==> inputs of 08-12 <==
==> flow/design.v <==
`timescale 1ns/10ps
module mm_gcd (
    clock,
    reset,
    a,
    b,
    c,
    start,
    finished
);
input clock;
input reset;
input [31:0] a;
input [31:0] b;
output [31:0] c;
reg [31:0] c;
input start;
output finished;
reg finished;
reg [31:0] y;
reg [31:0] x;
always @(posedge clock) begin: MM_GCD_RTL
    if (reset == 0) begin
        y <= 0;
        x <= 0;
        finished <= 1;
        c <= 0;
    end
    else begin
        if (start) begin
            finished <= 1'b0;
            x <= a;
            y <= b;
        end
        else begin
            if ((y == 0)) begin
                finished <= 1'b1;
                c <= x;
            end
            else if ((x > y)) begin
                x <= (x - y);
            end
            else begin
                y <= (y - x);
            end
        end
    end
end
endmodule
==> flow/run.sh <==
#!/bin/bash
# the make line also repeats each setting of config.mk as NAME=value (left out here)
make -C /OpenROAD-flow-scripts/flow DESIGN_CONFIG=/design/flow/config.mk WORK_HOME=/design/flow/orfs CLKGATE_MAP_FILE= finish
==> flow/config.mk <==
export PLATFORM = sky130hd
export DESIGN_NAME = mm_gcd
export DESIGN_NICKNAME = mm_gcd
export VERILOG_FILES = /design/flow/design.v
export SDC_FILE = /design/flow/constraint.sdc
export NUM_CORES = 4
export LEC_CHECK = 0
export ABC_AREA = 1
export CAP_MARGIN = 20
export CORE_MARGIN = 2
export CORE_UTILIZATION = 70
export CTS_CLUSTER_SIZE = 72
export SETUP_SLACK_MARGIN = -0.24
export SLEW_MARGIN = 20
==> flow/constraint.sdc <==
create_clock -name core_clock -period 3.25 [get_ports {clock}]
set_input_delay 0.6500 -clock core_clock [delete_from_list [all_inputs] [get_ports {clock}]]
set_output_delay 0.6500 -clock core_clock [all_outputs]
set_load 0.01 [all_outputs]
==> 12-23: changes against 08-12 <==
ABC_AREA = unset   (was 1)
CORE_UTILIZATION = 40   (was 70)
CTS_CLUSTER_DIAMETER = 186   (was unset)
CTS_CLUSTER_SIZE = 100   (was 72)
SETUP_SLACK_MARGIN = unset   (was -0.24)
TNS_END_PERCENT = 10   (was unset)
==> flow/constraint.sdc (replaced) <==
create_clock -name core_clock -period 5.0 [get_ports {clock}]
set_input_delay 1.0000 -clock core_clock [delete_from_list [all_inputs] [get_ports {clock}]]
set_output_delay 1.0000 -clock core_clock [all_outputs]
set_load 0.01 [all_outputs]
==> 12-15: changes against 08-12 <==
ABC_AREA = unset   (was 1)
CORE_UTILIZATION = 72   (was 70)
CTS_CLUSTER_DIAMETER = 36   (was unset)
CTS_CLUSTER_SIZE = 50   (was 72)
PLACE_DENSITY_LB_ADDON = 0.04   (was unset)
SETUP_SLACK_MARGIN = unset   (was -0.24)
==> flow/constraint.sdc (replaced) <==
create_clock -name core_clock -period 4.7 [get_ports {clock}]
set_input_delay 0.9400 -clock core_clock [delete_from_list [all_inputs] [get_ports {clock}]]
set_output_delay 0.9400 -clock core_clock [all_outputs]
set_load 0.01 [all_outputs]
==> comparison <==
12-23 produced a clean layout. 12-15 passed the timing, DRC and antenna checks. 08-12 produced a clean layout. The highest non-clock buffer count belongs to 12-15, the lowest to 12-23. First-iteration DRC count: 12-23 is lower than 12-15 (about 43%). Sequential cell count is the same in 12-15 and 08-12. Worst hold slack, lowest first: 12-23, 12-15, 08-12. The highest worst setup slack belongs to 12-23, the lowest to 08-12. Critical path depth, highest first: 08-12, 12-23, 12-15. Final area: 12-15 < 12-23 < 08-12.

==> inputs of try-pepper <==
Starts from the design.v that is shown in full above.
make LEC_CHECK=0 ABC_AREA=1 CAP_MARGIN=20 CORE_MARGIN=2 CORE_UTILIZATION=72 CTS_CLUSTER_DIAMETER=109 PLACE_DENSITY_LB_ADDON=0.0 SETUP_SLACK_MARGIN=0.24 SLEW_MARGIN=20 TNS_END_PERCENT=5 finish   # period 1.03 ns
run.sh (not shown) runs the stock make flow with config.mk's settings and CLKGATE_MAP_FILE=.
==> inputs of try-umber, as changes to try-pepper <==
==> flow/config.mk (replaced) <==
export PLATFORM = sky130hd
export DESIGN_NAME = mm_gcd
export DESIGN_NICKNAME = mm_gcd
export VERILOG_FILES = /design/flow/design.v
export SDC_FILE = /design/flow/constraint.sdc
export NUM_CORES = 4
export LEC_CHECK = 0
export CAP_MARGIN = 20
export CORE_MARGIN = 2
export CORE_UTILIZATION = 40
export GPL_ROUTABILITY_DRIVEN = 0
export SLEW_MARGIN = 20
==> flow/constraint.sdc (replaced) <==
create_clock -name core_clock -period 6.59 [get_ports {clock}]
set_input_delay 1.3180 -clock core_clock [delete_from_list [all_inputs] [get_ports {clock}]]
set_output_delay 1.3180 -clock core_clock [all_outputs]
set_load 0.01 [all_outputs]
==> inputs of try-lagoon, as changes to try-pepper <==
==> flow/config.mk (replaced) <==
export PLATFORM = sky130hd
export DESIGN_NAME = mm_gcd
export DESIGN_NICKNAME = mm_gcd
export VERILOG_FILES = /design/flow/design.v
export SDC_FILE = /design/flow/constraint.sdc
export NUM_CORES = 4
export LEC_CHECK = 0
export CAP_MARGIN = 20
export CORE_MARGIN = 2
export CORE_UTILIZATION = 58
export SETUP_SLACK_MARGIN = 1.03
export SLEW_MARGIN = 20
==> flow/constraint.sdc (replaced) <==
create_clock -name core_clock -period 3.6 [get_ports {clock}]
set_input_delay 0.7200 -clock core_clock [delete_from_list [all_inputs] [get_ports {clock}]]
set_output_delay 0.7200 -clock core_clock [all_outputs]
set_load 0.01 [all_outputs]
==> results <==
| metric | try-lagoon | try-pepper | try-umber |
|---|---|---|---|
| Status | no timing/DRC/antenna violations | did not finish | no timing/DRC/antenna violations |
| Stage where the flow stopped | - | 3_5_place_dp | - |
| Total congestion overflow after global routing | 0 | - | 0 |
| Basic Gates by Area | 17.2% | 37.9% | 17.2% |
| Insertion delay at the late pin of the worst-skew pair | 380 ps | - | 360 ps |
| Highest metal used | met4 | - | met4 |
| Post-synthesis share of cell area spent on full adders, half adders and majority gates | 10.9% | 9.60% | 10.9% |
| Fp_density | 60.0% | 74.6% | 40.8% |
| Number of buffers inserted by post-CTS setup repair | 38 | - | 0 |
| Max Fclk | 303 MHz | - | 265 MHz |
| Endpoint of the most critical register-to-register path | x[14] | - | y[29] |
| Final tally of hold violations | 0 | - | 0 |
| Most Used Layer, Global Route | met2 | - | met2 |
| HP Class | flop to flop | - | flop to flop |
| Count of buffer and inverter cells on the critical path | 4 | - | 1 |

==> inputs of job 5253 <==
Starts from the design.v that is shown in full above.
clock: 3.8 ns
lec_check: 0
cap_margin: 20
core_margin: 2
core_utilization: 57
slew_margin: 20
==> inputs of job 7011, as changes to job 5253 <==
--- a/flow/config.mk
+++ b/flow/config.mk
@@ -7,5 +7,9 @@
 export LEC_CHECK = 0
 export CAP_MARGIN = 20
 export CORE_MARGIN = 2
-export CORE_UTILIZATION = 57
+export CORE_UTILIZATION = 72
+export CTS_CLUSTER_DIAMETER = 36
+export CTS_CLUSTER_SIZE = 50
+export HOLD_SLACK_MARGIN = -0.09
+export PLACE_DENSITY = 0.35
 export SLEW_MARGIN = 20
==> flow/constraint.sdc (replaced) <==
create_clock -name core_clock -period 4.7 [get_ports {clock}]
set_input_delay 0.9400 -clock core_clock [delete_from_list [all_inputs] [get_ports {clock}]]
set_output_delay 0.9400 -clock core_clock [all_outputs]
set_load 0.01 [all_outputs]
==> inputs of job 7854, as changes to job 5253 <==
--- a/flow/config.mk
+++ b/flow/config.mk
@@ -7,5 +7,7 @@
 export LEC_CHECK = 0
 export CAP_MARGIN = 20
 export CORE_MARGIN = 2
-export CORE_UTILIZATION = 57
+export CORE_UTILIZATION = 66
+export CTS_CLUSTER_DIAMETER = 30
+export SETUP_SLACK_MARGIN = 0.55
 export SLEW_MARGIN = 20
==> flow/constraint.sdc (replaced) <==
create_clock -name core_clock -period 3.2 [get_ports {clock}]
set_input_delay 0.6400 -clock core_clock [delete_from_list [all_inputs] [get_ports {clock}]]
set_output_delay 0.6400 -clock core_clock [all_outputs]
set_load 0.01 [all_outputs]
==> comparison table <==
                                                                         job 7011              job 5253                   job 7854
WHS Endpoint                                                                c[18]                 c[31]                          -
Run status                                       no timing/DRC/antenna violations  no timing/DRC/antenna violations  aborted with a tool error
Failing step                                                                    -                     -             global routing
Hold path startpoint                                                        c[18]                 c[31]                          -
Timing startpoint of the critical path                                       x[0]                 y[22]                          -
DRT antenna net count                                                           0                     0                          -
Nets                                                                         1187                  1211                          -
Resized cells post-CTS                                                          0                     0                        137
Met2 wire len                                                            11020 um              11810 um                          -
Number of DRC violations after detailed-routing iteration 0                   945                   669                          -
Per-cell via count in the routed design                                     6.736                 6.152                          -
DRC viols                                                                       0                     0                          -
Count of flip-flops and latches                                                97                    97                          -
Worst skew pair latency                                                   0.39 ns               0.37 ns                          -
Kind of critical path                                        register to register  register to register                          -
Buf/Inv on CP                                                                   1                     2                          -
Post-route design area                                             0.008757 sq mm        0.009072 sq mm                          -
Non-clock buffer contribution to total cell area                           12.17%                13.78%                          -
Global placer's final weighted congestion                                   1.112                 1.005                      1.066

==> inputs of run a <==
RTL: the design.v shown in full above, as it stands there.
Settings: LEC_CHECK=0, CAP_MARGIN=20, CORE_MARGIN=8, CORE_UTILIZATION=40, CTS_CLUSTER_DIAMETER=296, CTS_CLUSTER_SIZE=98, HOLD_SLACK_MARGIN=-0.09, MAX_ROUTING_LAYER=met4, PLACE_DENSITY=0.39, SLEW_MARGIN=20, TNS_END_PERCENT=35; clock period 5.0 ns.
==> run b: changes against run a <==
CORE_UTILIZATION = 68   (was 40)
==> run c: changes against run a <==
ABC_AREA = 1   (was unset)
CORE_MARGIN = 2   (was 8)
CORE_UTILIZATION = 70   (was 40)
CTS_CLUSTER_DIAMETER = 236   (was 296)
CTS_CLUSTER_SIZE = unset   (was 98)
HOLD_SLACK_MARGIN = unset   (was -0.09)
MAX_ROUTING_LAYER = unset   (was met4)
PLACE_DENSITY = unset   (was 0.39)
SETUP_SLACK_MARGIN = 0.5   (was unset)
TNS_END_PERCENT = unset   (was 35)
==> flow/constraint.sdc (replaced) <==
create_clock -name core_clock -period 3.42 [get_ports {clock}]
set_input_delay 0.6840 -clock core_clock [delete_from_list [all_inputs] [get_ports {clock}]]
set_output_delay 0.6840 -clock core_clock [all_outputs]
set_load 0.01 [all_outputs]
==> run d: changes against run a <==
CELL_PAD_IN_SITES_DETAIL_PLACEMENT = 2   (was unset)
CORE_MARGIN = 2   (was 8)
CTS_CLUSTER_DIAMETER = unset   (was 296)
CTS_CLUSTER_SIZE = unset   (was 98)
GPL_ROUTABILITY_DRIVEN = 0   (was unset)
GPL_TIMING_DRIVEN = 0   (was unset)
HOLD_SLACK_MARGIN = unset   (was -0.09)
MAX_ROUTING_LAYER = unset   (was met4)
PLACE_DENSITY = unset   (was 0.39)
SETUP_SLACK_MARGIN = 1.03   (was unset)
TNS_END_PERCENT = unset   (was 35)
==> flow/constraint.sdc (replaced) <==
create_clock -name core_clock -period 6.59 [get_ports {clock}]
set_input_delay 1.3180 -clock core_clock [delete_from_list [all_inputs] [get_ports {clock}]]
set_output_delay 1.3180 -clock core_clock [all_outputs]
set_load 0.01 [all_outputs]
==> node_exporter_impl.prom <==
# HELP chip_impl_metric Metrics from one implementation run
# TYPE chip_impl_metric gauge
chip_impl_info{name="result_of_the_run",value="no timing/DRC/antenna violations"} 1
chip_impl_metric{name="numPortBuffers",unit=""} 99
chip_impl_metric{name="max_slew_margin",unit=""} 0.355
chip_impl_metric{name="setup_slack",unit="ns"} 1.20
chip_impl_metric{name="avgViaCountPerCell",unit=""} 5.73
chip_impl_metric{name="placed_cells",unit=""} 1279
chip_impl_metric{name="global_routing_usage_on_met1",unit=""} 0.288
chip_impl_metric{name="buffers_excl_clock",unit=""} 110
Source of the figures above: run a

==> node_exporter_impl.prom <==
# HELP chip_impl_metric Metrics from one implementation run
# TYPE chip_impl_metric gauge
chip_impl_metric{name="setup_slack",unit="ns"} 1.95
chip_impl_metric{name="cts.repair.resized",unit=""} 0
chip_impl_metric{name="global_routing_usage_on_met1",unit=""} 0.487
chip_impl_metric{name="buffers_excl_clock",unit=""} 160
chip_impl_metric{name="max_slew_margin",unit=""} 0.227
chip_impl_metric{name="placed_cells",unit=""} 1329
chip_impl_metric{name="grt_pass1_vias",unit=""} 10453
chip_impl_metric{name="fp_util",unit=""} 0.408
chip_impl_info{name="result_of_the_run",value="no timing/DRC/antenna violations"} 1
Source of the figures above: run d

==> node_exporter_impl.prom <==
# HELP chip_impl_metric Metrics from one implementation run
# TYPE chip_impl_metric gauge
chip_impl_info{name="result_of_the_run",value="no timing/DRC/antenna violations"} 1
chip_impl_metric{name="buffers_excl_clock",unit=""} 109
chip_impl_metric{name="setup_slack",unit="ns"} 0.729
chip_impl_metric{name="avgViaCountPerCell",unit=""} 5.76
chip_impl_metric{name="numPortBuffers",unit=""} 99
chip_impl_metric{name="placed_cells",unit=""} 1712
chip_impl_metric{name="global_routing_usage_on_met1",unit=""} 0.530
Source of the figures above: run c

==> node_exporter_impl.prom <==
# HELP chip_impl_metric Metrics from one implementation run
# TYPE chip_impl_metric gauge
chip_impl_info{name="result_of_the_run",value="no timing/DRC/antenna violations"} 1
chip_impl_metric{name="placed_cells",unit=""} 1182
chip_impl_metric{name="avgViaCountPerCell",unit=""} 6.64
chip_impl_metric{name="numPortBuffers",unit=""} 99
chip_impl_metric{name="postCtsHoldBufs",unit=""} 0
chip_impl_metric{name="buffers_excl_clock",unit=""} 107
chip_impl_metric{name="max_slew_margin",unit=""} 0.236
chip_impl_metric{name="setup_slack",unit="ns"} 1.17
chip_impl_metric{name="global_routing_usage_on_met1",unit=""} 0.401
chip_impl_metric{name="logic_gate_fraction_of_the_total_cell_area",unit=""} 0.579
Source of the figures above: run b

